$ cat flow/config.mk
export PLATFORM = sky130hd
export DESIGN_NAME = Risc_32_bit
export DESIGN_NICKNAME = Risc_32_bit
export VERILOG_FILES = /design/flow/design.v
export SDC_FILE = /design/flow/constraint.sdc
export NUM_CORES = 4
export LEC_CHECK = 0
export CAP_MARGIN = 25
export CELL_PAD_IN_SITES_GLOBAL_PLACEMENT = 1
export CORE_ASPECT_RATIO = 1.1
export CORE_MARGIN = 2
export CORE_UTILIZATION = 72
export CTS_CLUSTER_DIAMETER = 94
export MAX_ROUTING_LAYER = met4
export MIN_ROUTING_LAYER = met2
export SETUP_SLACK_MARGIN = -0.16
export SLEW_MARGIN = 20
$ cat flow/constraint.sdc
create_clock -name core_clock -period 7.54 [get_ports {clk}]
set_input_delay 1.5080 -clock core_clock [delete_from_list [all_inputs] [get_ports {clk}]]
set_output_delay 1.5080 -clock core_clock [all_outputs]
set_load 0.01 [all_outputs]
$ cat flow/design.v
module mux4_1 #(parameter BIT_WIDTH = 32)
(
  input      [1:0]           sel,
  input      [BIT_WIDTH-1:0] in0,
  input      [BIT_WIDTH-1:0] in1,
  input      [BIT_WIDTH-1:0] in2,
  input      [BIT_WIDTH-1:0] in3,
  output reg [BIT_WIDTH-1:0] out 
);
always @(*) begin
  case (sel)
    2'b00: out = in0;
    2'b01: out = in1;
    2'b10: out = in2;
    2'b11: out = in3;
    default : out = 0;
  endcase
end
endmodule
module ALU(
  input  [31:0] a             ,   
  input  [31:0] b             ,   
  input  [3:0]  ALUSel        ,  
  output reg [31:0] alu_result,   
  output zero_flag             
  );
  parameter ALUadd  =  4'b0000;
  parameter ALUsub  =  4'b0001;
  parameter ALUsll  =  4'b0010;
  parameter ALUslt  =  4'b0011;
  parameter ALUsltu =  4'b0100;
  parameter ALUxor  =  4'b0101;
  parameter ALUsrl  =  4'b0110;
  parameter ALUsra  =  4'b0111;
  parameter ALUor   =  4'b1000;
  parameter ALUand  =  4'b1001;
  parameter ALUnop  =  4'b1111;
  assign zero_flag = (alu_result == 32'd0) ? 1'b1: 1'b0;
  always @(*)
    begin 
    case(ALUSel)
      ALUadd : alu_result = a + b;  
      ALUsub : alu_result = a - b;  
      ALUsll : alu_result = a << b[4:0];
      ALUslt : alu_result = $signed(a) < $signed(b);
      ALUsltu: alu_result = a < b;
      ALUxor : alu_result = a ^ b;
      ALUsrl : alu_result = a >> b[4:0];
      ALUsra : alu_result = ({32{a[31]}} << {6'd32 - {1'b0, a[4:0]}}) |
                (a >> b[4:0]);
      ALUor  : alu_result = a | b;
      ALUand : alu_result = a & b;
      ALUnop : alu_result = 0;
      default:alu_result = 0;  
    endcase
  end
endmodule
module Branch_Comparator
(
  input        BrUn    ,
  input  [31:0]ex_DataA,
  input  [31:0]ex_DataB,
  output  reg  BrEq    ,
  output  reg  BrLt     
);
always @(*) begin
  if (BrUn) begin
      BrEq = (ex_DataA == ex_DataB) ? 1'b1 : 1'b0;
      BrLt = (ex_DataA < ex_DataB) ? 1'b1 : 1'b0;
  end
  else begin
      BrEq = ($signed(ex_DataA) == $signed(ex_DataB)) ? 1'b1 : 1'b0;
      BrLt = ($signed(ex_DataA) <  $signed(ex_DataB)) ? 1'b1 : 1'b0;
  end
end
endmodule
module Imm_Gen (
  input     [31:0] inst       ,
  input     [2:0]  ImmSel     ,
  output reg[31:0] imm         
);
  always @(*) begin : proc_imm
    case (ImmSel)
      3'b000: imm = {{20{inst[31]}},inst[31:20]};
      3'b001: imm = {{20{inst[31]}},inst[31:25], inst[11:7]};
      3'b010: imm = {{20{inst[31]}}, inst[7], inst[30:25], inst[11:8], 1'b0};
      3'b011: imm = {{12{inst[31]}}, inst[19:12], inst[20], inst[30:21], 1'b0};
      3'b100: imm = {inst[31:12],12'b0};
      default : imm = 32'b0;
    endcase
  end
endmodule
module Control_Unit(
    input            clk    ,
    input            rst_n  ,
    input            BrEq   ,
    input            BrLT   ,
    input      [6:0] opcode ,
    input      [6:0] funct7 ,
    input      [2:0] funct3 ,
    output reg [2:0] ImmSel ,
    output reg [1:0] PCSel  ,
    output reg       BrUn   ,
    output reg       ASel   ,
    output reg       BSel   ,
    output reg       MemRW  ,
    output reg       RegWEn ,
    output reg [1:0] WBSel  ,
    output reg [3:0] ALUSel  
);
parameter ImmSelI = 3'b000;
parameter ImmSelS = 3'b001;
parameter ImmSelB = 3'b010;
parameter ImmSelJ = 3'b011;
parameter ImmSelU = 3'b100;
parameter ImmSelR = 3'b111;
parameter ALUadd  =  4'b0000;
parameter ALUsub  =  4'b0001;
parameter ALUsll  =  4'b0010;
parameter ALUslt  =  4'b0011;
parameter ALUsltu =  4'b0100;
parameter ALUxor  =  4'b0101;
parameter ALUsrl  =  4'b0110;
parameter ALUsra  =  4'b0111;
parameter ALUor   =  4'b1000;
parameter ALUand  =  4'b1001;
parameter ALUnop  =  4'b1111;
parameter NoP     = 7'b0000000;
parameter R       = 7'b0110011;
parameter addi    = 7'b0010011;
parameter lw      = 7'b0000011;
parameter sw      = 7'b0100011;
parameter SB      = 7'b1100011;
parameter jalr    = 7'b1100111;
parameter jal     = 7'b1101111;
parameter auipc   = 7'b0010111;
always @(*)
begin
    ImmSel      = ImmSelR;
    PCSel       = 0;
    BrUn        = 0;
    ASel        = 0;
    BSel        = 0;
    MemRW       = 0;
    RegWEn      = 0;
    WBSel       = 2'b00;
    ALUSel      = ALUnop;
    case(opcode)
    R:
        case(funct3)
        3'b000:
            case(funct7)
            7'b0000000:  
                begin
                    PCSel       = 0;  
                    ImmSel      = ImmSelR;
                    ASel        = 0;  
                    BSel        = 0;  
                    ALUSel      = ALUadd;
                    MemRW       = 0;  
                    RegWEn      = 1;
                    WBSel       = 2'b01;  
                end
            7'b0100000:  
                begin
                    PCSel       = 0;  
                    ImmSel      = ImmSelR;
                    ASel        = 0;  
                    BSel        = 0;  
                    ALUSel      = ALUsub;
                    MemRW       = 0;  
                    RegWEn      = 1;
                    WBSel       = 2'b01;  
                end
            endcase
        3'b001:  
            begin
                PCSel           = 0;  
                ImmSel          = ImmSelR;
                ASel            = 0;  
                BSel            = 0;  
                ALUSel          = ALUsll;
                MemRW           = 0; 
                RegWEn          = 1;
                WBSel           = 2'b01;  
            end
        3'b010:  
            begin
                PCSel           = 0;  
                ImmSel          = ImmSelR;
                ASel            = 0;  
                BSel            = 0;  
                ALUSel          = ALUslt;
                MemRW           = 0;  
                RegWEn          = 1;
                WBSel           = 2'b01;  
            end
        3'b011:  
            begin
                PCSel           = 0;  
                ImmSel          = ImmSelR;
                ASel            = 0;  
                BSel            = 0;  
                ALUSel          = ALUsltu;
                MemRW           = 0;  
                RegWEn          = 1;
                WBSel           = 2'b01;  
            end
        3'b100:  
            begin
                PCSel           = 0;  
                ImmSel          = ImmSelR;
                ASel            = 0;  
                BSel            = 0;  
                ALUSel          = ALUxor;
                MemRW           = 0;  
                RegWEn          = 1;
                WBSel           = 2'b01;  
            end
        3'b101:
            case(funct7)
            7'b0000000:  
                begin
                    PCSel       = 0;  
                    ImmSel      = ImmSelR;
                    ASel        = 0;  
                    BSel        = 0;  
                    ALUSel      = ALUsrl;
                    MemRW       = 0;  
                    RegWEn      = 1;
                    WBSel       = 2'b01;  
                end
            7'b0100000:  
                begin
                    PCSel       = 0;  
                    ImmSel      = ImmSelR;
                    ASel        = 0;  
                    BSel        = 0;  
                    ALUSel      = ALUsra;
                    MemRW       = 0;  
                    RegWEn      = 1;
                    WBSel       = 2'b01;  
                end
            endcase
        3'b110:  
            begin
                PCSel           = 0;  
                ImmSel          = ImmSelR;
                ASel            = 0;  
                BSel            = 0;  
                ALUSel          = ALUor;
                MemRW           = 0;  
                RegWEn          = 1;
                WBSel           = 2'b01;  
            end
        3'b111:  
            begin
                PCSel           = 0;  
                ImmSel          = ImmSelR;
                ASel            = 0;  
                BSel            = 0;  
                ALUSel          = ALUand;
                MemRW           = 0;  
                RegWEn          = 1;
                WBSel           = 2'b01;  
            end
        endcase
    addi:
        begin
            PCSel               = 0;  
            ImmSel              = ImmSelI;  
            ASel                = 0;  
            BSel                = 1;  
            ALUSel              = ALUadd;
            MemRW               = 0;  
            RegWEn              = 1;
            WBSel               = 2'b01;  
        end
    lw:
        begin
            PCSel               = 0;  
            ImmSel              = ImmSelI;  
            BrUn                = 1'b0;
            ASel                = 0;  
            BSel                = 1;  
            ALUSel              = ALUadd;
            MemRW               = 0;  
            RegWEn              = 1;
            WBSel               = 2'b00;  
            end
    sw:
        begin
            PCSel               = 0;  
            ImmSel              = ImmSelS;  
            BrUn                = 1'b0;
            ASel                = 0;  
            BSel                = 1;  
            ALUSel              = ALUadd;
            MemRW               = 1;  
            RegWEn              = 0;
            WBSel               = 2'b00;
            end
    SB:
        case(funct3)
        3'b000:  
            begin
                PCSel           = (BrEq) ? 1 : 0;  
                ImmSel          = ImmSelB;  
                ASel            = 1;  
                BSel            = 1;  
                ALUSel          = ALUadd;
                MemRW           = 0;  
                RegWEn          = 0;
                WBSel           = 2'b00;
            end
        3'b001:  
            begin
                PCSel           = (BrLT) ? 0 : 1;  
                ImmSel          = ImmSelB;  
                ASel            = 1;  
                BSel            = 1;  
                ALUSel          = ALUadd;
                MemRW           = 0;  
                RegWEn          = 0;
                WBSel           = 2'b00;
            end
        3'b100:  
            begin
                PCSel           = (BrLT) ? 1 : 0;  
                ImmSel          = ImmSelB;  
                BrUn            = 0;
                ASel            = 1;  
                BSel            = 1;  
                ALUSel          = ALUadd;
                MemRW           = 0; 
                RegWEn          = 0;
                WBSel           = 2'b00;
            end
        3'b101:  
            begin
                PCSel           = (BrLT) ? 1 : 0;  
                ImmSel          = ImmSelB;  
                BrUn            = 1;
                ASel            = 1;  
                BSel            = 1;  
                ALUSel          = ALUadd;
                MemRW           = 0;  
                RegWEn          = 0;
                WBSel           = 2'b00;
            end
        endcase
    jalr:
        begin
            PCSel               = 2;  
            ImmSel              = ImmSelI;  
            ASel                = 0;  
            BSel                = 1;  
            ALUSel              = ALUadd;
            MemRW               = 0;  
            RegWEn              = 1;
            WBSel               = 2'b10;  
        end
    jal:
        begin
            PCSel               = 2;  
            ImmSel              = ImmSelJ;  
            ASel                = 1;  
            BSel                = 1;  
            ALUSel              = ALUadd;
            MemRW               = 0;  
            RegWEn              = 1;
            WBSel               = 2'b10;  
        end
    auipc:
        begin
            PCSel               = 0;  
            ImmSel              = ImmSelU;  
            BrUn                = 1'b0;
            ASel                = 1;  
            BSel                = 1;  
            ALUSel              = ALUadd;
            MemRW               = 0;  
            RegWEn              = 1;
            WBSel               = 2'b01;  
        end
    default: ALUSel             = ALUnop;
    endcase
end
endmodule
module Forwarding_Unit(
      input  wire [4:0]  ex_rs1     ,
      input  wire [4:0]  ex_rs2     ,
      input  wire [4:0]  mem_rd     ,
      input  wire [4:0]  wb_rd      ,
      input              mem_RegWEn ,
      input              wb_RegWEn  ,
      input              mem_MemRW  ,
      output reg  [1:0]  ForwardASel,
      output reg  [1:0]  ForwardBSel 
  );
always @(*)
  begin
    if ((mem_RegWEn == 1)&&(mem_MemRW == 1)&&(mem_rd!=5'b00000)&&(mem_rd==ex_rs1))
      begin
        ForwardASel = 2'b10;
      end
    else
      begin
        ForwardASel = 2'b00;
      end
    if ((mem_RegWEn == 1)&&(mem_MemRW == 1)&&(mem_rd!= 5'b00000)&&(mem_rd==ex_rs2))
      begin
        ForwardBSel = 2'b10;
      end
    else
      begin
        ForwardBSel = 2'b00;
      end
    if ((wb_RegWEn == 1)&&(mem_MemRW == 0)&&(wb_rd!= 5'b00000)&&(wb_rd==ex_rs1))
      begin
        ForwardASel = 2'b01;
      end
    else
      begin
        ForwardASel = 2'b00;
      end
    if ((wb_RegWEn == 1)&&(mem_MemRW == 0)&&(wb_rd!= 5'b00000)&&(wb_rd==ex_rs2))
      begin
        ForwardBSel = 2'b01;
      end
    else
      begin
        ForwardBSel = 2'b00;
      end
  end
endmodule
module Hazard_Detection_Unit(
      input              clk            ,
      input              rst_n          ,
      input  wire[4:0]   id_rs1         ,
      input  wire[4:0]   id_rs2         ,
      input  wire[4:0]   ex_rd          ,
      input      [6:0]   opcode         ,
      input              ex_MemRW       ,
      output reg         PCWrite        ,
      output             Reg_IF_ID_Data  
);
parameter NoP     = 7'b0000000;
parameter R       = 7'b0110011;
parameter addi    = 7'b0010011;
parameter lw      = 7'b0000011;
parameter sw      = 7'b0100011;
parameter SB      = 7'b1100011;
parameter jalr    = 7'b1100111;
parameter jal     = 7'b1101111;
parameter auipc   = 7'b0010111;
  reg [1:0] cnt0    ;
  reg [1:0] cnt1    ;
  wire      cnt_en0 ;
  reg       cnt_en1 ;
  wire      PCWrite0;
  wire      PCWrite1;
  assign cnt_en0 = ((opcode == SB) || (opcode == jalr)) ? 1 : 0;
  assign PCWrite0= ((cnt0 == 1) || (cnt0 == 2)) ? 0 : 1;
  assign PCWrite1= (cnt1 == 1) ? 0 : 1;
  assign Reg_IF_ID_Data = ((cnt0 == 1) || (cnt0 == 2)) ? 0 : 1;
  always @(posedge clk or negedge rst_n) begin
    if(~rst_n) begin
      cnt0 <= 0;
    end else begin
      if (cnt_en0) begin
        if (cnt0 < 2) begin
          cnt0 <= cnt0 +1;
        end else cnt0 <= 0;
      end 
      else cnt0 <= 0;
    end
  end
  always @(posedge clk or negedge rst_n) begin
    if(~rst_n) begin
      cnt1 <= 0;
    end else begin
      if (cnt_en1) begin
        if (cnt1 < 1) begin
          cnt1 <= cnt1 +1;
        end else cnt1 <= 0;
      end 
      else cnt1 <= 0;
    end
  end
  always @(*) begin
    if((ex_MemRW == 0) && (ex_rd == id_rs1) && (ex_rd != 0)) begin
      cnt_en1          = 1;
    end
    else begin
      cnt_en1          = 0;
    end
    if((ex_MemRW == 0) && (ex_rd == id_rs2) && (ex_rd != 0)) begin
      cnt_en1          = 1;
    end
    else begin
      cnt_en1          = 0;
    end
  end
  always @(*) begin : proc_PCWrite
    if ((opcode == SB) || (opcode == jalr)) begin
      PCWrite = PCWrite0;
    end 
    else PCWrite = PCWrite1;
  end
endmodule
module Register_Array (
    input  wire               clk    ,
    input  wire               rst_n  ,
    input  wire               RegWEn ,
    input  wire [4:0]         AddrD  ,
    input  wire [31:0]        DataD  ,
    input  wire [4:0]         AddrA  ,
    output reg  [31:0]        DataA  ,
    input  wire [4:0]         AddrB  ,
    output reg  [31:0]        DataB   
);
    reg[31:0]  regs[0:31];
    always @ (posedge clk) begin
        if (!rst_n) begin
            regs[0]  <=0;
            regs [1] <=0;
            regs [2] <=0;
            regs [3] <=0;
            regs [4] <=0;
            regs [5] <=0;
            regs [6] <=0;
            regs [7] <=0;
            regs [8] <=0;
            regs [9] <=0;
            regs [10]<=0;
            regs [11]<=0;
            regs [12]<=0;
            regs [13]<=0;
            regs [14]<=0;
            regs [15]<=0;
            regs [16]<=0;
            regs [17]<=0;
            regs [18]<=0;
            regs [19]<=0;
            regs [20]<=0;
            regs [21]<=0;
            regs [22]<=0;
            regs [23]<=0;
            regs [24]<=0;
            regs [25]<=0;
            regs [26]<=0;
            regs [27]<=0;
            regs [28]<=0;
            regs [29]<=0;
            regs [30]<=0;
            regs [31]<=0;
        end
        else begin
            if (RegWEn && AddrD != 0) begin
                regs[AddrD] <= DataD;
            end
        end
    end
    always @ (*) begin
        if (!rst_n || AddrA == 0) begin
            DataA <= 0;
        end else if (!RegWEn && AddrA == AddrD) begin
            DataA <= DataD;
        end else begin
            DataA <= regs[AddrA];
        end
    end
    always @ (*) begin
        if (!rst_n || AddrB == 0) begin
            DataB <= 0;
        end else if (!RegWEn && AddrB == AddrD) begin
            DataB <= DataD;
        end else begin
            DataB <= regs[AddrB];
        end
    end
endmodule
module Reg_IF_ID (
  input  wire        clk    ,
  input  wire        rst_n  ,
  input  wire [31:0] if_pc  ,
  input  wire [31:0] if_inst,
  output reg  [31:0] id_pc  ,
  output reg  [31:0] id_inst 
);
  always @ (posedge clk or negedge rst_n) begin
    if (!rst_n) begin
      id_pc   <= 0;
      id_inst <= 0;
    end else begin
      id_pc   <= if_pc;
      id_inst <= if_inst;
    end
  end
endmodule  
module Reg_ID_EX (
  input  wire        clk        ,
  input  wire        rst_n      ,
  input  wire [31:0] id_inst    ,
  input  wire [31:0] id_pc      ,
  input  wire [31:0] id_DataA   ,
  input  wire [31:0] id_DataB   ,
  input  wire [4:0]  id_rd      ,
  input  wire [4:0]  id_rs1     ,
  input  wire [4:0]  id_rs2     ,
  input       [2:0]  id_ImmSel  ,
  input       [1:0]  id_PCSel   ,
  input              id_BrUn    ,
  input              id_ASel    ,
  input              id_BSel    ,
  input              id_MemRW   ,
  input              id_RegWEn  ,
  input       [1:0]  id_WBSel   ,
  input       [3:0]  id_ALUSel  ,
  input       [31:0] id_imm     ,
  output reg  [31:0] ex_inst    ,
  output reg  [31:0] ex_DataA   ,
  output reg  [31:0] ex_DataB   ,
  output reg  [31:0] ex_pc      ,
  output reg  [4:0]  ex_rd      ,
  output reg  [4:0]  ex_rs1     ,
  output reg  [4:0]  ex_rs2     ,
  output reg  [2:0]  ex_ImmSel  ,
  output reg  [31:0] ex_imm     ,
  output reg  [1:0]  ex_PCSel   ,
  output reg         ex_BrUn    ,
  output reg         ex_ASel    ,
  output reg         ex_BSel    ,
  output reg         ex_MemRW   ,
  output reg         ex_RegWEn  ,
  output reg  [1:0]  ex_WBSel   ,
  output reg  [3:0]  ex_ALUSel   
);
  always @ (posedge clk) begin
    if (!rst_n) begin
      ex_imm   <= 0;
      ex_inst  <= 0;
      ex_pc    <= 0;
      ex_DataA <= 0;
      ex_DataB <= 0;
      ex_PCSel <= 0;
      ex_BrUn  <= 0;
      ex_ASel  <= 0;
      ex_BSel  <= 0;
      ex_MemRW <= 0;
      ex_RegWEn<= 0;
      ex_rd    <= 0;
      ex_rs1   <= 0;
      ex_rs2   <= 0;
      ex_ALUSel<= 0;
      ex_ImmSel<= 0;
      ex_WBSel <= 0;
    end else if (1) begin
      ex_imm   <= id_imm   ;
      ex_inst  <= id_inst  ;
      ex_pc    <= id_pc    ;
      ex_DataA <= id_DataA ;
      ex_DataB <= id_DataB ;
      ex_PCSel <= id_PCSel ;
      ex_BrUn  <= id_BrUn  ;
      ex_ASel  <= id_ASel  ;
      ex_BSel  <= id_BSel  ;
      ex_MemRW <= id_MemRW ;
      ex_RegWEn<= id_RegWEn;
      ex_rd    <= id_rd    ;
      ex_rs1   <= id_rs1   ;
      ex_rs2   <= id_rs2   ;
      ex_ALUSel<= id_ALUSel;
      ex_ImmSel<= id_ImmSel;
      ex_WBSel <= id_WBSel ;
    end
  end
endmodule  
module Reg_EX_MEM (
  input  wire        clk        ,
  input  wire        rst_n      ,
  input  wire        ex_MemRW   ,
  input  wire        ex_RegWEn  ,
  input  wire [4:0]  ex_rd      ,
  input  wire [31:0] ex_pc      ,
  input  wire [31:0] ex_imm     ,
  input  wire [31:0] ex_DataB   ,
  input  wire [31:0] ex_ALU_out ,
  input  wire [1:0]  ex_WBSel   ,
  input  wire [4:0]  ex_rs2     ,
  output reg         mem_RegWEn ,
  output reg         mem_MemRW  ,
  output reg  [1:0]  mem_WBSel  ,
  output reg  [31:0] mem_imm    ,
  output reg  [4:0]  mem_rd     ,
  output reg  [4:0]  mem_rs2    ,
  output reg  [31:0] mem_ALU_out,
  output reg  [31:0] mem_DataB  ,
  output reg  [31:0] mem_pc      
);
  always @ (posedge clk) begin
    if (!rst_n) begin
      mem_RegWEn   <= 0;
      mem_pc       <= 0;
      mem_ALU_out  <= 0;
      mem_DataB    <= 0;
      mem_imm      <= 0;
      mem_MemRW    <= 0;
      mem_rd       <= 0;
      mem_WBSel    <= 0;
      mem_rs2      <= 0;
    end else if (1) begin
      mem_RegWEn   <= ex_RegWEn ;
      mem_pc       <= ex_pc     ;
      mem_ALU_out  <= ex_ALU_out;
      mem_DataB    <= ex_DataB  ;
      mem_imm      <= ex_imm    ;
      mem_MemRW    <= ex_MemRW  ;
      mem_rd       <= ex_rd     ;
      mem_WBSel    <= ex_WBSel  ;
      mem_rs2      <= ex_rs2    ;
    end
  end
endmodule  
module Reg_MEM_WB (
  input  wire        clk        ,
  input  wire        rst_n      ,
  input  wire        mem_RegWEn ,
  input  wire [4:0]  mem_rd     ,
  input  wire [31:0] mem_pc     ,
  input  wire [31:0] mem_imm    ,
  input  wire [31:0] mem_DataB  ,
  input  wire [31:0] mem_ALU_out,
  input  wire [31:0] mem_WBData ,
  output reg         wb_RegWEn  ,
  output reg  [31:0] wb_WBData  ,
  output reg  [4:0]  wb_rd      , 
  output reg  [31:0] wb_ALU_out , 
  output reg  [31:0] wb_DataB   , 
  output reg  [31:0] wb_pc      ,
  output reg  [31:0] wb_imm     
);
  always @ (posedge clk) begin
    if (!rst_n) begin
      wb_WBData   <= 0;
      wb_RegWEn   <= 0;
      wb_pc       <= 0;
      wb_ALU_out  <= 0;
      wb_DataB    <= 0;
      wb_imm      <= 0;
      wb_rd       <= 0;
    end
    else begin
      wb_WBData   <= mem_WBData ;
      wb_RegWEn   <= mem_RegWEn ;
      wb_pc       <= mem_pc     ;
      wb_ALU_out  <= mem_ALU_out;
      wb_DataB    <= mem_DataB  ;
      wb_imm      <= mem_imm    ;
      wb_rd       <= mem_rd     ;
    end
  end
endmodule  
module Reg_PC(
  input         clk             ,
  input         rst_n           ,
  input  [31:0] ALU_out         ,
  input  [31:0] jump_pc         ,
  input         PCWrite         , 
  input  [1:0]  PCSel           , 
  output [31:0] pc_next           
  );
  reg [31:0] pc_curr;
  wire[31:0] pc_plus_1;
  assign pc_plus_1 = pc_curr + 32'h0001;
  assign pc_next = PCWrite ? pc_curr : 0; 
  always @(posedge clk or negedge rst_n) begin : proc_pc
    if(~rst_n) begin
      pc_curr <= 0;
    end else begin
      if (PCWrite == 0) begin
        pc_curr <=  pc_curr;
      end
      else begin
        if (PCSel == 1) begin
          pc_curr <= ALU_out;
        end
        else begin
          if (PCSel == 0) begin
            pc_curr <= pc_plus_1;
          end
          else pc_curr <= jump_pc;
        end
      end
    end
  end
endmodule
module State_IF (
  input        clk         ,   
  input        rst_n       ,   
  input [31:0] ex_ALU_out  ,
  input        PCWrite     ,
  input [31:0] jump_pc     ,
  input [1:0]  PCSel       ,
  input [31:0] imem_rdata  ,
  output[31:0] instruction ,
  output[31:0] pc           
);
  wire [31:0] pc_next;
  assign pc = pc_next;
  Reg_PC Reg_PC_i
  (
  .clk         (clk        ),
  .rst_n       (rst_n      ),
  .ALU_out     (ex_ALU_out ),
  .jump_pc     (jump_pc    ),
  .PCWrite     (PCWrite    ),
  .PCSel       (PCSel      ),
  .pc_next     (pc_next    ) 
  );
  assign instruction = imem_rdata;
endmodule
module Execute_Unit(
  input        clk        ,
  input        rst_n      ,
  input        id_BrUn    ,
  input        id_ASel    ,
  input        id_BSel    ,
  input [31:0] ex_pc      ,
  input [31:0] mem_ALU_out,
  input [1:0]  ForwardASel, 
  input [1:0]  ForwardBSel, 
  input [31:0] ex_DataA   ,
  input [31:0] ex_DataB   ,
  input [31:0] imm        ,
  input [31:0] wb_WBData  ,
  input [3:0]  ex_ALUSel      ,
  output[31:0] ex_ALU_out     ,
  output       ex_BrEq        ,
  output       ex_BrLT        ,
  output[31:0] ex_ForwardDataB 
);
  wire [31:0] ALU_DataA   ;
  wire [31:0] ALU_DataB   ;
  wire [31:0] ForwardDataA;
  wire [31:0] ForwardDataB;
  wire zero_flag;
  assign ex_ForwardDataB = ForwardDataB;
  assign ALU_DataA = id_ASel ? ex_pc : ForwardDataA;
  assign ALU_DataB = id_BSel ? imm   : ForwardDataB;
  mux4_1 ForwardA_mux
  (
  .sel(ForwardASel ),
  .in0(ex_DataA    ),
  .in1(wb_WBData   ),
  .in2(mem_ALU_out ),
  .in3(32'd0       ),
  .out(ForwardDataA) 
  );
  mux4_1 ForwardB_mux
  (
  .sel(ForwardBSel ),
  .in0(ex_DataB    ),
  .in1(wb_WBData   ),
  .in2(mem_ALU_out ),
  .in3(32'd0       ),
  .out(ForwardDataB) 
  );
  Branch_Comparator Branch_Comparator_i
  (
  .BrUn       (id_BrUn    ),
  .ex_DataA   (ex_DataA   ),
  .ex_DataB   (ex_DataB   ),
  .BrEq       (ex_BrEq    ),
  .BrLt       (ex_BrLT    ) 
  );
  ALU ALU_Unit
  (
  .a          (ALU_DataA   ),
  .b          (ALU_DataB   ),
  .ALUSel     (ex_ALUSel   ),
  .alu_result (ex_ALU_out  ),
  .zero_flag  (zero_flag   ) 
  );
endmodule
module Risc_32_bit
(
  input         clk       ,
  input         rst_n     ,
  output [31:0] imem_addr ,
  input  [31:0] imem_rdata,
  output [31:0] dmem_addr ,
  output [31:0] dmem_wdata,
  output        dmem_we   ,
  input  [31:0] dmem_rdata
);
  parameter ImmSelI = 3'b000;
  parameter ImmSelS = 3'b001;
  parameter ImmSelB = 3'b010;
  parameter ImmSelJ = 3'b011;
  parameter ImmSelU = 3'b100;
  parameter ImmSelR = 3'b111;
  wire [31:0] if_inst;
  wire [31:0] if_pc  ;
  wire [31:0] id_pc    ;
  wire [6:0]  id_opcode;
  wire [31:0] id_inst  ;
  wire [4:0]  id_rd    ;
  wire [4:0]  id_rs1   ;
  wire [4:0]  id_rs2   ;
  wire [2:0]  id_funct3;
  wire [6:0]  id_funct7;
  wire [2:0]  id_ImmSel;
  wire [31:0] id_imm   ;
  wire [1:0]  id_PCSel ;
  wire        id_BrUn  ;
  wire        id_ASel  ;
  wire        id_BSel  ;
  wire        id_MemRW ;
  wire        id_RegWEn;
  wire [1:0]  id_WBSel ;
  wire [3:0]  id_ALUSel;
  wire [31:0] id_DataA ;
  wire [31:0] id_DataB ;
  wire [31:0] id_jump_pc;
  wire [31:0] ex_imm         ;
  wire        ex_we          ;
  wire [31:0] ex_DataA       ;
  wire [31:0] ex_DataB       ;
  wire [31:0] ex_pc          ;
  wire [4:0]  ex_rd          ;
  wire [4:0]  ex_rs1         ;
  wire [4:0]  ex_rs2         ;
  wire [2:0]  ex_ImmSel      ;
  wire        ex_BrEq        ;
  wire        ex_BrLT        ;
  wire [1:0]  ex_PCSel       ;
  wire        ex_BrUn        ;
  wire        ex_ASel        ;
  wire        ex_BSel        ;
  wire        ex_MemRW       ;
  wire        ex_RegWEn      ;
  wire [1:0]  ex_WBSel       ;
  wire [3:0]  ex_ALUSel      ;
  wire [31:0] ex_inst        ;
  wire [31:0] ex_ALU_out     ;
  wire [31:0] ex_ForwardDataB;
  wire        mem_RegWEn ;
  wire        mem_MemRW  ;
  wire [4:0]  mem_rd     ;
  wire [31:0] mem_imm    ;
  wire [31:0] mem_ALU_out;
  wire [31:0] mem_DataB  ;
  wire [31:0] mem_pc     ;
  wire [31:0] mem_WBData ;
  wire [1:0]  mem_WBSel  ;
  wire [4:0]  mem_rs2    ;
  wire        wb_RegWEn  ;
  wire [4:0]  wb_rd      ;
  wire [31:0] wb_ALU_out ;
  wire [31:0] wb_DataB   ;
  wire [31:0] wb_pc      ;
  wire [31:0] wb_WBData  ;
  wire [31:0] wb_imm     ;
  wire        PCWrite    ;
  wire        Reg_IF_ID_Data  ;
  wire [1:0]  ForwardASel;
  wire [1:0]  ForwardBSel;
  State_IF State_IF_if
  (
  .clk        (clk         ),
  .rst_n      (rst_n       ),
  .ex_ALU_out (ex_ALU_out  ),
  .PCWrite    (PCWrite     ),
  .jump_pc    (id_jump_pc  ),
  .PCSel      (id_PCSel    ),
  .imem_rdata (imem_rdata  ),
  .instruction(if_inst     ),
  .pc         (if_pc       ) 
  );
  assign imem_addr = if_pc;
  Reg_IF_ID Reg_IF_ID_i
  (
  .clk    (clk    ),
  .rst_n  (rst_n  ),
  .if_pc  (if_pc  ),
  .if_inst(if_inst),
  .id_pc  (id_pc  ),
  .id_inst(id_inst) 
  );
  assign id_opcode = id_inst[6:0];
  assign id_rd     = ((id_ImmSel != ImmSelS) || (id_ImmSel != ImmSelB)) ? id_inst[11:7] : 0;
  assign id_rs1    = ((id_ImmSel != ImmSelJ) || (id_ImmSel != ImmSelU)) ? id_inst[19:15]: 0;
  assign id_rs2    = ((id_ImmSel == ImmSelR) || (id_ImmSel == ImmSelB) || (id_ImmSel== ImmSelS)) ? id_inst[24:20] : 0; 
  assign id_funct3 = id_inst[14:12];
  assign id_funct7 = id_inst[31:25];
  assign id_jump_pc= (id_ImmSel == ImmSelB) ? (id_pc + id_imm) : 0;
  Control_Unit Control_Unit_i
  (
   .clk        (clk        ),
   .rst_n      (rst_n      ),
   .funct7     (id_funct7  ),
   .funct3     (id_funct3  ),
   .BrEq       (ex_BrEq    ),
   .BrLT       (ex_BrLT    ),
   .ImmSel     (id_ImmSel  ),
   .opcode     (id_opcode  ),
   .PCSel      (id_PCSel   ),
   .BrUn       (id_BrUn    ),
   .ASel       (id_ASel    ),
   .BSel       (id_BSel    ),
   .RegWEn     (id_RegWEn  ),
   .MemRW      (id_MemRW   ),
   .WBSel      (id_WBSel   ),
   .ALUSel     (id_ALUSel  ) 
  );
  Register_Array Register_Array_i
  (
  .clk          (clk       ),
  .rst_n        (rst_n     ),
  .RegWEn       (wb_RegWEn ),
  .AddrD        (wb_rd     ),
  .DataD        (wb_WBData ),
  .AddrA        (id_rs1    ),
  .AddrB        (id_rs2    ),
  .DataA        (id_DataA  ),
  .DataB        (id_DataB  ) 
  );
  Imm_Gen ImmGen_i
  (
  .inst       (id_inst    ),
  .ImmSel     (id_ImmSel  ),
  .imm        (id_imm     ) 
  );
  Reg_ID_EX Reg_ID_EX
  (
  .clk      (clk      ),
  .rst_n    (rst_n    ),
  .id_inst  (id_inst  ),
  .id_pc    (id_pc    ),
  .id_DataA (id_DataA ),
  .id_DataB (id_DataB ),
  .id_rd    (id_rd    ),
  .id_rs1   (id_rs1   ),
  .id_rs2   (id_rs2   ),
  .id_imm   (id_imm   ),
  .id_ImmSel(id_ImmSel),
  .id_PCSel (id_PCSel ),
  .id_BrUn  (id_BrUn  ),
  .id_ASel  (id_ASel  ),
  .id_BSel  (id_BSel  ),
  .id_MemRW (id_MemRW ),
  .id_RegWEn(id_RegWEn),
  .id_WBSel (id_WBSel ),
  .id_ALUSel(id_ALUSel),
  .ex_inst  (ex_inst  ),
  .ex_DataA (ex_DataA ),
  .ex_DataB (ex_DataB ),
  .ex_pc    (ex_pc    ),
  .ex_rd    (ex_rd    ),
  .ex_rs1   (ex_rs1   ),
  .ex_rs2   (ex_rs2   ),
  .ex_imm   (ex_imm   ),
  .ex_ImmSel(ex_ImmSel),
  .ex_PCSel (ex_PCSel ),
  .ex_BrUn  (ex_BrUn  ),
  .ex_ASel  (ex_ASel  ),
  .ex_BSel  (ex_BSel  ),
  .ex_MemRW (ex_MemRW ),
  .ex_RegWEn(ex_RegWEn),
  .ex_WBSel (ex_WBSel ),
  .ex_ALUSel(ex_ALUSel) 
  );
  Execute_Unit Execute_Unit_i
  (
  .clk            (clk            ),
  .rst_n          (rst_n          ),
  .id_BrUn        (ex_BrUn        ),
  .id_ASel        (ex_ASel        ),
  .id_BSel        (ex_BSel        ),
  .ex_pc          (ex_pc          ),
  .mem_ALU_out    (mem_ALU_out    ),
  .ForwardASel    (ForwardASel    ),
  .ForwardBSel    (ForwardBSel    ),
  .ex_DataA       (ex_DataA       ),
  .ex_DataB       (ex_DataB       ),
  .imm            (ex_imm         ),
  .wb_WBData      (wb_WBData      ),
  .ex_ALUSel      (ex_ALUSel      ),
  .ex_ALU_out     (ex_ALU_out     ),
  .ex_ForwardDataB(ex_ForwardDataB),
  .ex_BrEq        (ex_BrEq        ),
  .ex_BrLT        (ex_BrLT        ) 
  );
  Reg_EX_MEM Reg_EX_MEM
  (
  .clk        (clk        ),
  .rst_n      (rst_n      ),
  .ex_RegWEn  (ex_RegWEn  ),
  .ex_imm     (ex_imm     ),
  .ex_MemRW   (ex_MemRW   ),
  .ex_rd      (ex_rd      ),
  .ex_rs2     (ex_rs2     ),
  .ex_pc      (ex_pc      ),
  .ex_DataB   (ex_DataB   ),
  .ex_ALU_out (ex_ALU_out ),
  .ex_WBSel   (ex_WBSel   ),
  .mem_imm    (mem_imm    ),
  .mem_RegWEn (mem_RegWEn ),
  .mem_MemRW  (mem_MemRW  ),
  .mem_rd     (mem_rd     ),
  .mem_rs2    (mem_rs2    ),
  .mem_ALU_out(mem_ALU_out),
  .mem_DataB  (mem_DataB  ),
  .mem_pc     (mem_pc     ),
  .mem_WBSel  (mem_WBSel  ) 
  );
  wire [31:0] DataB_out;
  assign dmem_addr  = mem_ALU_out;
  assign dmem_wdata = ex_ForwardDataB;
  assign dmem_we    = mem_MemRW;
  assign DataB_out  = (mem_MemRW == 0) ? dmem_rdata : 32'd0;
  Reg_MEM_WB Reg_MEM_WB_i
  (
  .clk        (clk        ),
  .rst_n      (rst_n      ),
  .mem_RegWEn (mem_RegWEn ),
  .mem_rd     (mem_rd     ),
  .mem_pc     (mem_pc     ),
  .mem_imm    (mem_imm    ),
  .mem_WBData (mem_WBData ),
  .mem_DataB  (DataB_out  ),  
  .mem_ALU_out(mem_ALU_out),
  .wb_imm     (wb_imm     ),
  .wb_RegWEn  (wb_RegWEn  ),
  .wb_rd      (wb_rd      ),
  .wb_ALU_out (wb_ALU_out ),
  .wb_DataB   (wb_DataB   ),
  .wb_WBData  (wb_WBData  ),
  .wb_pc      (wb_pc      ) 
  );
  wire [31:0] mem_pc_plus_1 = mem_pc + 32'h0001;
  mux4_1 WBMux_i
  (
  .sel(mem_WBSel    ),
  .in0(DataB_out    ),
  .in1(mem_ALU_out  ),
  .in2(mem_pc_plus_1),
  .in3(32'd0        ),
  .out(mem_WBData    ) 
  );
  Hazard_Detection_Unit Hazard_Detection_Unit_i
  (
  .clk            (clk           ),
  .rst_n          (rst_n         ),
  .opcode         (id_opcode     ),
  .id_rs1         (id_rs1        ),
  .id_rs2         (id_rs2        ),
  .ex_rd          (ex_rd         ),
  .ex_MemRW       (ex_MemRW      ),
  .PCWrite        (PCWrite       ),
  .Reg_IF_ID_Data (Reg_IF_ID_Data) 
  );
  Forwarding_Unit Forwarding_Unit_i
  (
  .ex_rs1     (ex_rs1     ),
  .ex_rs2     (ex_rs2     ),
  .mem_rd     (mem_rd     ),
  .wb_rd      (wb_rd      ),
  .mem_RegWEn (mem_RegWEn ),
  .wb_RegWEn  (wb_RegWEn  ),
  .mem_MemRW  (mem_MemRW  ),
  .ForwardASel(ForwardASel),
  .ForwardBSel(ForwardBSel) 
  );
endmodule
$ cat flow/run.sh
#!/bin/bash
# the make line also repeats each setting of config.mk as NAME=value (left out here)
make -C /OpenROAD-flow-scripts/flow DESIGN_CONFIG=/design/flow/config.mk WORK_HOME=/design/flow/orfs CLKGATE_MAP_FILE= finish
==> results.tsv, run 1 <==
stage	metric	value	unit
placement	gpl congestion	1.62	
synth	XORs/XNORs by Area	0.713	%
clocking	Post-CTS Setup Bufs	0	
synth	cell type with the largest total area	edfxtp_1	
clocking	Post-CTS Hold Fix Bufs	0	
floorplanning	Die Y-Extent	350	µm
synth	most frequent cells after synthesis	and2_1 (1105), edfxtp_1 (1024), nand2_1 (605)	
synth	post-synth cell types	98	
synth	mapped cell area	78600	µm²
synth	count leader, synth	and2_1	
floorplanning	chip area	112000	µm²
status	Run Error	[ERROR GRT-0116] Global routing finished with congestion. Check the congestion regions in the DRC Viewer.	
synth	# Cells Yosys	7082	
placement	dpl ws	1.01	ns
clocking	CTS Buf Count	143	
synth	fa+ha+maj area frac	2.20	%
global_routing	gr ovfl total	802	
synth	Simple-Gate Area Share	17.8	%
floorplanning	row count	127	
placement	detailed placement HPWL	191000	µm
synth	Area leader share	39.1	%
clocking	CTS resizes	0	
synth	Registers, synthesis	1395	
synth	Synth warnings	13	
synth	Yosys Chip Area	78600	µm²
placement	# port buffers	162	
synth	biggest combinational cell group after synthesis	simple AND/OR/NAND/NOR gates	
synth	top_reg_cell synth	edfxtp_1	
synth	Synth Seq Share	49.2	%
floorplanning	I/O pins	163	
clocking	H-Tree Depth	4	
floorplanning	core footprint	109000	µm²
synth	top cells, area	edfxtp_1 (39%), mux4_2 (9.3%), and2_1 (8.8%)	
status	Halt Stage	global routing	
status	status	did not finish	
synth	Async SR Flop Fraction	7.17	%
synth	Compound Share, Synth	11.4	%
global_routing	Total GRT Usage	88.6	%
clocking	Root Buffer	clkbuf_16	
clocking	worst-case clock buffer depth	3	
clocking	# clock sinks	1395	
floorplanning	Starting Density	72.3	%
synth	mux share	14.5	%
synth	syn avg cell area	11.1	µm²
synth	Cells after Synth	7082	
floorplanning	die width	319	µm
synth	Post-synth EDFFs	1024	
[through the flow]
stage,cell area [µm²],util (%),hold WS [ns],total power (W),std cells
3_3_place_gp,82000,75.4,0.424,0.0119,8247
3_5_place_dp,82000,75.4,0.424,0.0120,8249
2_1_floorplan,78700,-,0.405,0.0107,7113
4_1_cts,86400,79.5,0.438,0.0187,8506
[routing by layer]
layer  GRT usage [%]  GRT overflow
met1               -             -
met2            92.7           142
met3            93.1           555
met4            71.9           105
met5               -             -
==> run 2: changes to the inputs <==
ABC_AREA = 0   (was default)
CAP_MARGIN = 20   (was 25)
CELL_PAD_IN_SITES_DETAIL_PLACEMENT = 0   (was default)
CELL_PAD_IN_SITES_GLOBAL_PLACEMENT = default   (was 1)
CORE_ASPECT_RATIO = 0.74   (was 1.1)
CORE_UTILIZATION = 60   (was 72)
CTS_CLUSTER_DIAMETER = 81   (was 94)
CTS_CLUSTER_SIZE = 18   (was default)
MAX_ROUTING_LAYER = default   (was met4)
MIN_ROUTING_LAYER = default   (was met2)
PLACE_DENSITY_LB_ADDON = 0.17   (was default)
SETUP_SLACK_MARGIN = 0.75   (was -0.16)
clock period = 4.79 ns   (was 7.54 ns; I/O delays follow)
==> results.tsv, run 2 <==
stage	metric	value	unit	change
setup_path	critical setup path kind	reg2reg		
route	vias per cell	7.44		
status	Layout Check Fails	negative setup slack		
global_routing	largest net degree at the start of global routing	151		
route	DR vias	70000		
route	Final ANT Viol Nets	0		
setup_path	crit path max fanout	5		
floorplanning	chip area	134000	µm²	+20%
power_and_ir_drop	part of the power in combinational logic	24.8	%	
power_and_ir_drop	Max VDD drop	0.386	mV	
setup_path	CP endpoint kind	register		
setup_path	arrival time worst endpoint	6.03	ns	
floorplanning	die width	425	µm	+33%
clocking	CTS tree	done		
setup_path	Reg-to-Reg End	State_IF_if.Reg_PC_i.pc_curr[29]		
finish	synth-to-layout area growth	19.0	%	
synth	top cells, area	edfxtp_1 (39%), mux4_2 (9.3%), and2_1 (8.8%)		
synth	Yosys Chip Area	78600	µm²	unchanged
placement	gpl congestion	1.05		-35%
floorplanning	Die Y-Extent	315	µm	-10%
setup_path	WP data required	5.45	ns	
synth	most frequent cells after synthesis	and2_1 (1105), edfxtp_1 (1024), nand2_1 (605)		
power_and_ir_drop	PwrDens	312	nW/µm²	
setup_path	slowest CP cell	or4_4		
power_and_ir_drop	Max power group	sequential cells		
setup_path	Critical R2R Launch	Reg_MEM_WB_i.wb_rd[2]		
global_routing	first-pass GRT wire length	483000	µm	
synth	Cells after Synth	7082		unchanged
synth	Area leader share	39.1	%	unchanged
clocking	worst-case clock buffer depth	3		unchanged
power_and_ir_drop	Sw Share	31.8	%	
synth	syn avg cell area	11.1	µm²	unchanged
power_and_ir_drop	P_comb	0.00724	W	
synth	top_reg_cell synth	edfxtp_1		
setup_path	critical path cell sequence	or3_4, o311a_4, nand2_8, buf_6, mux2_4, mux2_4, ha_4, or4_4, nor4_4, nand2_1, o31a_1, o211ai_1, buf_4, a311oi_4, o31a_1, o31ai_2, mux2i_1, or4_1, a21o_1		
clocking	Root Buffer	clkbuf_16		
global_routing	Total GRT Usage	50.8	%	
synth	Synth warnings	13		unchanged
finish	Final #Nets	7800		
run	maxcap violations	0		
synth	post-synth cell types	98		unchanged
route	drt drc	0		
finish	fin cells	9400		
synth	Async SR Flop Fraction	7.17	%	unchanged
power_and_ir_drop	Cell Int Power	0.0199	W	
setup_path	r2r setup slk	-0.58	ns	
sta	Final TNS setup	-13.44	ns	
global_routing	initial antenna violation count	24		
sta	final setup vio count	40		
run	tool warning count	101		
synth	Compound Share, Synth	11.4	%	unchanged
floorplanning	core footprint	130000	µm²	+20%
setup_path	Levels on crit path	19		
route	Starting DRT DRC Count	15400		
placement	dpl cells	9131		+11%
synth	biggest combinational cell group after synthesis	simple AND/OR/NAND/NOR gates		
synth	cell type with the largest total area	edfxtp_1		
clocking	CTS Buf Count	91		-36%
sta	fin crit share	112	%	
sta	Fmax	186	MHz	
placement	detailed placement HPWL	239000	µm	+25%
clocking	# clock sinks	1395		unchanged
placement	# port buffers	162		unchanged
sta	RSZ-0062 raised after global routing	yes		
route	Routed WL per cell	37.6	µm	
setup_path	Worst Setup SP	Reg_MEM_WB_i.wb_rd[2]		
sta	Slew @ Worst Pin	1.35	ns	
synth	# Cells Yosys	7082		unchanged
synth	Registers, synthesis	1395		unchanged
floorplanning	row count	114		-10%
setup_path	CP startpoint kind	register		
sta	setup ws final	-0.581	ns	
route	Pre-antenna DRT Iters	12		
setup_path	CP Buf/Inv Count	2		
synth	Simple-Gate Area Share	17.8	%	unchanged
floorplanning	Starting Density	60.3	%	-12 points
power_and_ir_drop	Sw Pwr	0.00929	W	
synth	Post-synth EDFFs	1024		unchanged
sta	normalized max-slew margin	9.85	%	
setup_path	Worst R2R Path Depth	19		
power_and_ir_drop	clk pwr	0.00809	W	
sta	Max Clock Skew	0.0486	ns	
synth	mapped cell area	78600	µm²	unchanged
global_routing	vias in the first global route	65800		
worst_hold_path	Hold Path Class	in2async		
clocking	Reg clk slew, reported paths	0.10	ns	
status	status	finished with violations		
sta	crit path time final	5.37	ns	
synth	Synth Seq Share	49.2	%	unchanged
floorplanning	I/O pins	163		unchanged
sta	final-report max-slew violation count	0		
synth	fa+ha+maj area frac	2.20	%	unchanged
power_and_ir_drop	total leakage power	36.3	nW	
synth	XORs/XNORs by Area	0.713	%	unchanged
global_routing	gr ovfl total	0		
synth	mux share	14.5	%	unchanged
clocking	clk latency of the worst-skew pair	0.79	ns	
setup_path	crit path capture	State_IF_if.Reg_PC_i.pc_curr[29]		
power_and_ir_drop	sequential logic power	0.0139	W	
synth	count leader, synth	and2_1		
setup_path	Slowest Stage Delay on Critical Path	0.56	ns	
clocking	H-Tree Depth	3		-1
power_and_ir_drop	clock share of power	27.7	%	
power_and_ir_drop	Flop pwr share	47.6	%	
route	Routed WL	353000	µm	
sta	Final Hold Fails	0		
setup_path	Top delay family on crit path	simple AND/OR/NAND/NOR gates		
-- run 2: layout make-up --
cell class	instances	area, µm²
multi-input cells	4872	39600
flip-flops and latches	1395	38700
fillers	8729	36700
repair buffers	1056	9580
clock buffers	123	2400
well taps	1740	2180
inverters	181	696
clock inverters	16	285
diodes	17	42.5
-- run 2: what timing repair did --
action / 4_1_cts / 5_1_grt
hold buffers: 0 / 0
buffers inserted: 33 / 68
pin swaps: 75 / 92
endpoints found under the setup margin: 131 / 149
gates resized: 289 / 356
cloned: 2 / 7
-- run 2: per-stage QoR --
stage	hold WS, ns	cell area (µm²)	power, W	utilization, %	setup WS (ns)
finish	0.121	93500	0.0292	71.8	-0.581
CTS	0.118	91300	0.0282	70.1	-0.531
floorplan	0.405	78900	0.0169	-	-0.505
detailed placement	0.422	87400	0.0202	67.1	-0.876
global placement	0.421	87300	0.0201	67.0	-0.691
global route	0.128	93500	0.0296	71.8	-0.661
-- run 2: layer usage --
metal  global-route usage (%)  part of all wire [%]  vias to the layer above
met5                     1.49                  0.15                        -
met4                     21.8                   6.1                       26
met3                     25.7                    21                     1670
met2                     66.5                    38                     7690
met1                     70.3                    35                    33300
li1                         -                     -                    27300
==> run 3: changes to the inputs <==
CORE_UTILIZATION = 66   (was 60)
PLACE_DENSITY_LB_ADDON = default   (was 0.17)
SETUP_SLACK_MARGIN = -0.34   (was 0.75)
==> results.tsv, run 3 <==
stage	metric	value	unit	change
setup_path	r2r setup slk	-0.49	ns	+0.09 ns
global_routing	gr ovfl total	0		unchanged
status	Layout Check Fails	negative setup slack		
worst_hold_path	Hold Path Class	in2async		
sta	Final TNS setup	-13.35	ns	+0.0929 ns
synth	Synth warnings	13		unchanged
finish	Finished Core Util	77.3	%	+5.5 points
route	DR vias	71700		+2.5%
route	Final ANT Viol Nets	0		unchanged
power_and_ir_drop	Cell Int Power	0.0196	W	-1.6%
floorplanning	row count	108		-5.3%
route	Pre-antenna DRT Iters	17		+5
sta	final setup vio count	58		+45%
sta	crit path time final	5.28	ns	-0.0861 ns
setup_path	Worst R2R Path Depth	18		-1
sta	Final Hold Fails	0		unchanged
power_and_ir_drop	clock share of power	28.1	%	+0.4 points
synth	cell type with the largest total area	edfxtp_1		
power_and_ir_drop	P_comb	0.00682	W	-5.8%
finish	finished layout cell area	91000	µm²	-2.7%
synth	biggest combinational cell group after synthesis	simple AND/OR/NAND/NOR gates		
setup_path	crit path max fanout	5		unchanged
power_and_ir_drop	Sw Share	31.9	%	+0.062 points
power_and_ir_drop	PwrDens	316	nW/µm²	+1.2%
power_and_ir_drop	Max VDD drop	0.376	mV	-2.8%
sta	fin crit share	110	%	-1.8 points
synth	post-synth cell types	98		unchanged
synth	Cells after Synth	7082		unchanged
placement	Area after DPL	87300	µm²	about the same
placement	dpl ws	-0.771	ns	+0.105 ns
sta	Max Clock Skew	0.0324	ns	-0.0163 ns
finish	Logic cell area	38300	µm²	-3.3%
synth	Yosys Chip Area	78600	µm²	unchanged
setup_path	Levels on crit path	18		-1
synth	XORs/XNORs by Area	0.713	%	unchanged
route	Starting DRT DRC Count	16800		+9.2%
clocking	CTS tree	done		
setup_path	critical setup path kind	reg2reg		
synth	# Cells Yosys	7082		unchanged
setup_path	Top delay family on crit path	simple AND/OR/NAND/NOR gates		
synth	mapped cell area	78600	µm²	unchanged
clocking	Root Buffer	clkbuf_16		
route	drt drc	0		unchanged
setup_path	CP startpoint kind	register		
synth	count leader, synth	and2_1		
sta	Slew @ Worst Pin	1.32	ns	-0.0310 ns
setup_path	crit path capture	State_IF_if.Reg_PC_i.pc_curr[29]		
floorplanning	die width	405	µm	-4.6%
sta	final-report max-slew violation count	0		unchanged
route	vias per cell	7.78		+4.5%
setup_path	WP data required	5.47	ns	+0.02 ns
placement	detailed placement HPWL	240000	µm	+0.47%
global_routing	first-pass GRT wire length	489000	µm	+1.2%
global_routing	initial antenna violation count	36		+50%
clocking	Reg clk slew, reported paths	0.09	ns	about the same
synth	Registers, synthesis	1395		unchanged
setup_path	Worst Setup SP	Reg_MEM_WB_i.wb_rd[4]		
clocking	CTS Buf Count	89		-2.2%
route	Routed WL	355000	µm	+0.68%
synth	fa+ha+maj area frac	2.20	%	unchanged
finish	Layout fillers	7062		-19%
setup_path	Slowest Stage Delay on Critical Path	0.56	ns	about the same
clocking	clk latency of the worst-skew pair	0.80	ns	about the same
power_and_ir_drop	Flop pwr share	48.2	%	+0.6 points
sta	Fmax	189	MHz	+1.6%
placement	# port buffers	162		unchanged
floorplanning	I/O pins	163		unchanged
placement	gpl congestion	1.17		+12%
synth	top_reg_cell synth	edfxtp_1		
setup_path	slowest CP cell	or4_4		
setup_path	CP Buf/Inv Count	1		-1
clocking	worst-case clock buffer depth	3		unchanged
synth	Compound Share, Synth	11.4	%	unchanged
power_and_ir_drop	sequential logic power	0.0139	W	about the same
synth	Post-synth EDFFs	1024		unchanged
finish	synth-to-layout area growth	15.8	%	
synth	syn avg cell area	11.1	µm²	unchanged
global_routing	largest net degree at the start of global routing	143		-5.3%
finish	register cell area after layout	38700	µm²	about the same
power_and_ir_drop	clk pwr	0.00809	W	about the same
power_and_ir_drop	total leakage power	35.0	nW	-3.4%
synth	Area leader share	39.1	%	unchanged
setup_path	critical path cell sequence	or3_4, o311a_4, nand2_8, mux2_4, mux2_2, ha_4, or4_4, nor4_4, nand2_1, o31a_1, o211ai_1, buf_4, a311oi_4, o31a_1, o31ai_2, mux2i_1, or4_4, a21o_1		
floorplanning	Starting Density	66.8	%	+6.4 points
run	maxcap violations	0		unchanged
setup_path	CP endpoint kind	register		
global_routing	vias in the first global route	67300		+2.3%
floorplanning	chip area	122000	µm²	-9.0%
sta	RSZ-0062 raised after global routing	yes		
setup_path	Critical R2R Launch	Reg_MEM_WB_i.wb_rd[4]		
global_routing	Total GRT Usage	57.1	%	+6.3 points
synth	Synth Seq Share	49.2	%	unchanged
synth	Async SR Flop Fraction	7.17	%	unchanged
clocking	# clock sinks	1395		unchanged
setup_path	Reg-to-Reg End	State_IF_if.Reg_PC_i.pc_curr[29]		
power_and_ir_drop	Max power group	sequential cells		
sta	setup ws final	-0.495	ns	+0.0861 ns
sta	normalized max-slew margin	11.2	%	+1.4 points
setup_path	arrival time worst endpoint	5.97	ns	-0.06 ns
power_and_ir_drop	Sw Pwr	0.00917	W	-1.3%
synth	Simple-Gate Area Share	17.8	%	unchanged
floorplanning	core footprint	118000	µm²	-9.6%
floorplanning	Die Y-Extent	301	µm	-4.6%
synth	top cells, area	edfxtp_1 (39%), mux4_2 (9.3%), and2_1 (8.8%)		
status	status	finished with violations		
synth	most frequent cells after synthesis	and2_1 (1105), edfxtp_1 (1024), nand2_1 (605)		
power_and_ir_drop	part of the power in combinational logic	23.7	%	-1.1 points
clocking	H-Tree Depth	3		unchanged
run	tool warning count	104		+3.0%
finish	Final #Nets	7716		-1.1%
synth	mux share	14.5	%	unchanged
route	Routed WL per cell	38.6	µm	+2.7%
[run 3: timing repair]
action | CTS | global route
hold endpoints to repair | 0 | 0
setup endpoints to repair | 40 | 52
hold buffers | 0 | 0
setup buffers | 10 | 11
pin swaps | 24 | 24
gates resized | 45 | 81
gates cloned | 1 | 0
[run 3: layout make-up]
cell class	count	share of cell area (%)
multi-input combinational	4867	42.1
clock inverter	14	0.260
timing repair buffer	979	9.39
tap	1595	2.19
clock buffer	133	2.63
antenna	52	0.143
sequential	1395	42.5
inverter	181	0.758
[run 3: routing by layer]
layer | share of wire, % | up-vias | track usage (%)
met3 | 23 | 2331 | 37.9
met1 | 33 | 33500 | 73.3
li1 | - | 27100 | -
met5 | 0.20 | - | 4.13
met4 | 7.9 | 43 | 30.4
met2 | 37 | 8638 | 71.7
[run 3: metrics by stage]
| stage | hold slack [ns] | instances | power (W) |
|---|---|---|---|
| after floorplan | 0.405 | 7113 | 0.0169 |
| final | 0.122 | 9216 | 0.0288 |
| after CTS | 0.123 | 9154 | 0.0279 |
| after detailed placement | 0.421 | 9001 | 0.0202 |
| after global placement | 0.419 | 9001 | 0.0201 |
| after global routing | 0.135 | 9181 | 0.0290 |
==> run 4: changes to the inputs <==
ABC_AREA = default   (was 0)
CORE_ASPECT_RATIO = default   (was 0.74)
CORE_MARGIN = 3   (was 2)
CORE_UTILIZATION = 35   (was 66)
CTS_CLUSTER_DIAMETER = default   (was 81)
CTS_CLUSTER_SIZE = 23   (was 18)
GPL_ROUTABILITY_DRIVEN = 1   (was default)
HOLD_SLACK_MARGIN = 0.15   (was default)
MIN_ROUTING_LAYER = met1   (was default)
PLACE_DENSITY_LB_ADDON = 0.23   (was default)
SETUP_SLACK_MARGIN = 2.64   (was -0.34)
TNS_END_PERCENT = 70   (was default)
clock period = 8.95 ns   (was 4.79 ns; I/O delays follow)
==> results.tsv, run 4 <==
stage	metric	value	unit	change
finish	Final #Nets	7197		-6.7%
synth	Yosys Chip Area	78600	µm²	unchanged
clocking	CTS tree	done		
sta	Final TNS setup	0	ns	+13.35 ns
synth	most frequent cells after synthesis	and2_1 (1105), edfxtp_1 (1024), nand2_1 (605)		
global_routing	vias in the first global route	61700		-8.3%
synth	syn avg cell area	11.1	µm²	unchanged
route	Routed WL	356000	µm	+0.18%
clocking	H-Tree Depth	4		+1
setup_path	Levels on crit path	19		+1
setup_path	r2r setup slk	2.77	ns	+3.27 ns
power_and_ir_drop	clock share of power	39.7	%	+12 points
power_and_ir_drop	total leakage power	33.1	nW	-5.5%
synth	cell type with the largest total area	edfxtp_1		
route	Pre-antenna DRT Iters	6		-11
power_and_ir_drop	sequential logic power	0.00743	W	-47%
finish	fin cells	10100		+10%
setup_path	CP startpoint kind	register		
placement	Area after DPL	84000	µm²	-3.8%
power_and_ir_drop	P_comb	0.00286	W	-58%
synth	Cells after Synth	7082		unchanged
placement	detailed placement HPWL	225000	µm	-6.0%
setup_path	Slowest Stage Delay on Critical Path	0.53	ns	-0.03 ns
route	drt drc	0		unchanged
clocking	clk latency of the worst-skew pair	0.86	ns	+0.06 ns
sta	hold_ws	0.438	ns	+0.316 ns
clocking	worst-case clock buffer depth	3		unchanged
sta	Max Clock Skew	0.0547	ns	+0.0223 ns
clocking	Reg clk slew, reported paths	0.06	ns	-0.03 ns
synth	Area leader share	39.1	%	unchanged
synth	Compound Share, Synth	11.4	%	unchanged
finish	Logic cell area	37600	µm²	-1.7%
synth	Registers, synthesis	1395		unchanged
setup_path	Worst Setup SP	Reg_MEM_WB_i.wb_rd[2]		
global_routing	first-pass GRT wire length	490000	µm	+0.28%
power_and_ir_drop	Flop pwr share	43.5	%	-4.7 points
sta	crit path time final	6.18	ns	+0.893 ns
floorplanning	chip area	230000	µm²	+89%
floorplanning	I/O pins	163		unchanged
sta	fin crit share	69.0	%	-41 points
setup_path	Worst R2R Path Depth	19		+1
route	Final ANT Viol Nets	0		unchanged
floorplanning	die width	480	µm	+18%
synth	biggest combinational cell group after synthesis	simple AND/OR/NAND/NOR gates		
sta	final setup vio count	0		-100%
synth	Simple-Gate Area Share	17.8	%	unchanged
synth	Async SR Flop Fraction	7.17	%	unchanged
route	vias per cell	6.26		-20%
power_and_ir_drop	Sw Pwr	0.00506	W	-45%
power_and_ir_drop	Cell Int Power	0.0120	W	-39%
placement	gpl congestion	1.00		-14%
setup_path	crit path capture	State_IF_if.Reg_PC_i.pc_curr[18]		
placement	# port buffers	162		unchanged
clocking	Post-CTS Hold Fix Bufs	0		unchanged
synth	mapped cell area	78600	µm²	unchanged
setup_path	Reg-to-Reg End	State_IF_if.Reg_PC_i.pc_curr[18]		
worst_hold_path	Hold Path Stages	1		
global_routing	largest net degree at the start of global routing	104		-27%
route	Starting DRT DRC Count	9203		-45%
synth	count leader, synth	and2_1		
power_and_ir_drop	Sw Share	29.7	%	-2.2 points
floorplanning	Die Y-Extent	480	µm	+60%
synth	Post-synth EDFFs	1024		unchanged
power_and_ir_drop	Max VDD drop	0.207	mV	-45%
sta	Final Hold Fails	0		unchanged
synth	post-synth cell types	98		unchanged
floorplanning	row count	173		+60%
global_routing	Total GRT Usage	30.1	%	-27 points
synth	# Cells Yosys	7082		unchanged
synth	top cells, area	edfxtp_1 (39%), mux4_2 (9.3%), and2_1 (8.8%)		
synth	XORs/XNORs by Area	0.713	%	unchanged
synth	top_reg_cell synth	edfxtp_1		
setup_path	arrival time worst endpoint	6.87	ns	+0.90 ns
setup_path	WP data required	9.65	ns	+4.18 ns
route	DR vias	63400		-12%
setup_path	most used cell, CP	a21oi_1		
worst_hold_path	Hold Path Class	reg2reg		
setup_path	critical setup path kind	reg2reg		
sta	Fmax	162	MHz	-14%
sta	Slew @ Worst Pin	1.17	ns	-0.151 ns
setup_path	slowest CP cell	o311a_2		
setup_path	CP Buf/Inv Count	2		+1
synth	Synth Seq Share	49.2	%	unchanged
route	Routed WL per cell	35.1	µm	-9.0%
clocking	Root Buffer	clkbuf_16		
placement	dpl cells	9796		+8.8%
synth	Synth warnings	13		unchanged
clocking	CTS Buf Count	161		+81%
floorplanning	Starting Density	35.3	%	-31 points
synth	fa+ha+maj area frac	2.20	%	unchanged
sta	final-report max-slew violation count	0		unchanged
power_and_ir_drop	part of the power in combinational logic	16.8	%	-6.9 points
clocking	# clock sinks	1395		unchanged
floorplanning	core footprint	223000	µm²	+89%
sta	RSZ-0062 raised after global routing	yes		
finish	Layout fillers	21100		+200%
worst_hold_path	Worst Hold Path EP	Reg_ID_EX.ex_pc[19]		
power_and_ir_drop	Max power group	sequential cells		
finish	synth-to-layout area growth	14.2	%	
status	status	complete, no violations		
global_routing	initial antenna violation count	38		+5.6%
finish	finished layout cell area	89700	µm²	-1.4%
synth	mux share	14.5	%	unchanged
setup_path	crit path max fanout	12		+7
setup_path	Top delay family on crit path	AND-OR/OR-AND gates		
run	maxcap violations	0		unchanged
sta	normalized max-slew margin	21.9	%	+11 points
setup_path	CP endpoint kind	register		
finish	register cell area after layout	38700	µm²	about the same
setup_path	Critical R2R Launch	Reg_MEM_WB_i.wb_rd[2]		
power_and_ir_drop	clk pwr	0.00678	W	-16%
power_and_ir_drop	PwrDens	190	nW/µm²	-40%
setup_path	critical path cell sequence	or3_4, o311ai_4, nor2_1, o311a_2, inv_2, ha_1, inv_1, fa_1, o21bai_1, a21oi_1, o31ai_2, a41o_1, a31oi_1, a221o_1, a21oi_1, o221ai_1, nor4_1, o32ai_1, a22o_1		
run	tool warning count	109		+4.8%
worst_hold_path	Hold Startpoint	Reg_IF_ID_i.id_pc[19]		
global_routing	gr ovfl total	0		unchanged
## run 4: through the flow
| step | utilization [%] | worst slack [ns] | total power [W] |
|---|---|---|---|
| 4_1_cts | 40.2 | 2.69 | 0.0170 |
| 6_report | 40.3 | 2.77 | 0.0171 |
| 5_1_grt | 40.2 | 2.62 | 0.0175 |
| 2_1_floorplan | - | 3.05 | 0.00903 |
| 3_5_place_dp | 37.7 | 1.18 | 0.0103 |
| 3_3_place_gp | 37.7 | 1.30 | 0.0103 |
## run 4: layer usage
layer,vias to the layer above,wire [µm],global-route usage [%]
li1,26200,-,-
met1,32300,139000,39.7
met2,4104,161000,46.6
met3,908,35200,5.75
met4,2,21600,16.3
met5,-,19,0
## run 4: repair_timing
item / 4_1_cts / 5_1_grt
buffers inserted: 10 / 0
pin swaps: 4 / 0
gates resized: 19 / 20
cloned: 0 / 0
endpoints found under the setup margin: 73 / 27
## run 4: final cells by class
cell class,count,area share (%)
flip-flops and latches,1395,43.2
multi-input cells,4866,42.0
clock buffers,216,4.91
well taps,2975,4.15
repair buffers,389,3.88
clock inverters,78,1.04
inverters,181,0.770
diodes,41,0.114
Power figures rest on the tool's default switching activity, not on a simulated workload.
